// float_adder
module float_adder(
    input   clk,
    input   rst,
    input   [31:0]  x,
    input   [31:0]  y,
    output  reg [31:0]  z,
    output  reg [1:0]   overflow, 
    output  reg done
);
Settings: LEC_CHECK=0, ABC_AREA=1, CAP_MARGIN=20, CORE_MARGIN=2, CORE_UTILIZATION=72, CTS_CLUSTER_DIAMETER=397, CTS_CLUSTER_SIZE=10, PLACE_DENSITY=0.4, SETUP_SLACK_MARGIN=0.77, SLEW_MARGIN=20, TNS_END_PERCENT=10; clock period 2.59 ns.
run.sh (not shown) runs the stock make flow with config.mk's settings and CLKGATE_MAP_FILE=.
The baseline died in global routing (5_1_grt) with GRT-0116.
Then changed:
==> flow/config.mk (replaced) <==
export PLATFORM = sky130hd
export DESIGN_NAME = float_adder
export DESIGN_NICKNAME = float_adder
export VERILOG_FILES = /design/flow/design.v
export SDC_FILE = /design/flow/constraint.sdc
export NUM_CORES = 4
export LEC_CHECK = 0
export CAP_MARGIN = 20
export CORE_MARGIN = 2
export CORE_UTILIZATION = 66
export SLEW_MARGIN = 20
==> flow/constraint.sdc (replaced) <==
create_clock -name core_clock -period 3.45 [get_ports {clk}]
set_input_delay 0.6900 -clock core_clock [delete_from_list [all_inputs] [get_ports {clk}]]
set_output_delay 0.6900 -clock core_clock [all_outputs]
set_load 0.01 [all_outputs]
The new run completed and failed the layout checks on setup timing. Synthesized cell count goes down by a quarter to a third. Area after synthesis drops by roughly a tenth. Die size shrinks by a few percent.
Then changed:
--- a/flow/config.mk
+++ b/flow/config.mk
@@ -8,4 +8,4 @@
 export CAP_MARGIN = 20
 export CORE_MARGIN = 2
-export CORE_UTILIZATION = 66
+export CORE_UTILIZATION = 62
 export SLEW_MARGIN = 20
==> flow/constraint.sdc (replaced) <==
create_clock -name core_clock -period 4.41 [get_ports {clk}]
set_input_delay 0.8820 -clock core_clock [delete_from_list [all_inputs] [get_ports {clk}]]
set_output_delay 0.8820 -clock core_clock [all_outputs]
set_load 0.01 [all_outputs]
After rerunning:
- This time the run finished clean
- sequential power goes down by about a fifth
- cell area decreases by a little under a tenth
- global-route usage goes down by 5.9 points
- non-clock buffer count drops by 223
- worst hold slack is better by 0.066 ns
- wire length came out lower by roughly a tenth
- utilization went down by 11 points
- first-iteration DRC count is lower by a quarter to a third
- power goes down by a quarter to a third
- worst setup slack is better by 0.65 ns
Then changed:
--- a/flow/config.mk
+++ b/flow/config.mk
@@ -8,4 +8,4 @@
 export CAP_MARGIN = 20
 export CORE_MARGIN = 2
-export CORE_UTILIZATION = 62
+export CORE_UTILIZATION = 64
 export SLEW_MARGIN = 20
==> flow/constraint.sdc (replaced) <==
create_clock -name core_clock -period 3.47 [get_ports {clk}]
set_input_delay 0.6940 -clock core_clock [delete_from_list [all_inputs] [get_ports {clk}]]
set_output_delay 0.6940 -clock core_clock [all_outputs]
set_load 0.01 [all_outputs]
=> The changed run completed, yet does not pass: setup timing. Setup slack loses 0.39 ns. Global-route usage came out higher by 2.8 points. Cell count came out higher by 7.0%. Routed wire length came out higher by 10%. Worst hold slack loses 0.050 ns. Total power came out higher by 30%. Die area came out lower by 3.1%. Non-clock buffer count came out higher by 205. Synthesized cell count does not change. Area after synthesis stays the same. Via count came out higher by 8.4%.

========
job 101:
float_adder again, from the RTL that the note above started with.
Design float_adder, start of the top module:
module float_adder(
    input   clk,
    input   rst,
    input   [31:0]  x,
    input   [31:0]  y,
    output  reg [31:0]  z,
    output  reg [1:0]   overflow, 
    output  reg done
);
Settings: LEC_CHECK=0, CAP_MARGIN=20, CORE_ASPECT_RATIO=0.91, CORE_MARGIN=2, CORE_UTILIZATION=72, CTS_CLUSTER_DIAMETER=348, CTS_CLUSTER_SIZE=21, PLACE_DENSITY_LB_ADDON=0.29, SETUP_SLACK_MARGIN=0.96, SLEW_MARGIN=20; clock period 3.47 ns.
Job 101 failed in global routing (5_1_grt) with GRT-0232.
diff inputs: job 101 => job 102
==> flow/config.mk <==
export PLATFORM = sky130hd
export DESIGN_NAME = float_adder
export DESIGN_NICKNAME = float_adder
export VERILOG_FILES = /design/flow/design.v
export SDC_FILE = /design/flow/constraint.sdc
export NUM_CORES = 4
export LEC_CHECK = 0
export CAP_MARGIN = 20
export CORE_MARGIN = 2
export CORE_UTILIZATION = 40
export SLEW_MARGIN = 20
==> flow/constraint.sdc <==
create_clock -name core_clock -period 4.33 [get_ports {clk}]
set_input_delay 0.8660 -clock core_clock [delete_from_list [all_inputs] [get_ports {clk}]]
set_output_delay 0.8660 -clock core_clock [all_outputs]
set_load 0.01 [all_outputs]
### Flow results
- NOTE: initial core utilization in job 102 falls short of that of job 101
- Job 102 against job 101: floorplan core area +82%; standard-cell row count +about 40%.
- | count of library flops with an enable pin | job 101 vs job 102 | ≈ equal |
- On multiplexer share of the synthesized area, job 101 tracks job 102 almost exactly.
- TritonCTS buffer count was lower in the run labelled job 101.
- Job 102 and job 101 ended up with roughly the same area figure in the yosys stat output.
- Lower count of instances resized after the clock tree is built among job 102 and job 101: job 102
- Having completed the whole flow, job 102 delivered a layout that passed the timing, design-rule and antenna checks.
- Global placer's final weighted congestion for job 102: 17% down relative to job 101
- The die area number comes out higher for job 102 vs job 101.
Changes in job 103 relative to job 102:
diff --git a/flow/config.mk b/flow/config.mk
--- a/flow/config.mk
+++ b/flow/config.mk
@@ -9,3 +9,5 @@
 export CORE_MARGIN = 2
 export CORE_UTILIZATION = 40
+export PLACE_DENSITY_LB_ADDON = 0.29
 export SLEW_MARGIN = 20
+export TNS_END_PERCENT = 95
==> flow/constraint.sdc <==
create_clock -name core_clock -period 5.0 [get_ports {clk}]
set_input_delay 1.0000 -clock core_clock [delete_from_list [all_inputs] [get_ports {clk}]]
set_output_delay 1.0000 -clock core_clock [all_outputs]
set_load 0.01 [all_outputs]
Findings:
Capturing element of the worst setup path = m_z[12]: job 102; capturing element of the worst setup path = m_z[7]: job 103. Global-route usage in job 103 is 0.16 points higher than in job 102. The count of clock buffers in the final design number comes out lower for job 102 vs job 103. Going from job 102 to job 103, part of the total power dissipated in sequential elements now smaller; total power now smaller.
The inputs of job 104 differ from those of job 103 as listed below.
diff --git a/flow/config.mk b/flow/config.mk
--- a/flow/config.mk
+++ b/flow/config.mk
@@ -9,5 +9,4 @@
 export CORE_MARGIN = 2
 export CORE_UTILIZATION = 40
-export PLACE_DENSITY_LB_ADDON = 0.29
+export SETUP_SLACK_MARGIN = 1.15
 export SLEW_MARGIN = 20
-export TNS_END_PERCENT = 95
==> flow/constraint.sdc <==
create_clock -name core_clock -period 4.33 [get_ports {clk}]
set_input_delay 0.8660 -clock core_clock [delete_from_list [all_inputs] [get_ports {clk}]]
set_output_delay 0.8660 -clock core_clock [all_outputs]
set_load 0.01 [all_outputs]
### Flow results
Delta (job 104 minus job 103): final area went up about 11%; routed wirelength normalized by instance count shrank by 0.53%; post-route clock period utilization -8.5 points; number of iterations in the first detailed-routing pass lower; time the final worst path needs with I/O delays and setup decreased 0.95 ns.
Number of flops mapped to enable cells by yosys: job 104 vs job 103, no meaningful difference
Higher sequential power was reported by job 104, not job 103.
Diff job 103 and job 104: multi-input gate share of total cell area lower in job 104
Post-synthesis share of cell area spent on and, or, nand and nor gates came out exactly the same in job 103 and job 104.
Job 103 -> job 104: total power increased by more than 10%
Relative to job 103, the number of signal-net buffers in the layout measured on job 104 has increased by more than half.
[inputs] job 105 vs job 104
diff --git a/flow/config.mk b/flow/config.mk
--- a/flow/config.mk
+++ b/flow/config.mk
@@ -8,5 +8,4 @@
 export CAP_MARGIN = 20
 export CORE_MARGIN = 2
-export CORE_UTILIZATION = 40
-export SETUP_SLACK_MARGIN = 1.15
+export CORE_UTILIZATION = 59
 export SLEW_MARGIN = 20
### Flow results
- Post-place instance area (lower): job 105
- Looking at total routing resource utilization after global routing across job 105 and job 104, the one that comes out higher is job 105.
- Number of inserted diodes sits higher in job 105 than in job 104.
- Job 105 ran to completion and came out clean on the timing, design-rule and antenna checks.
- Job 104 → job 105: clock buffer count moved down; area of the core moved down; setup slack moved down.
Power figures rest on the tool's default switching activity, not on a simulated workload.
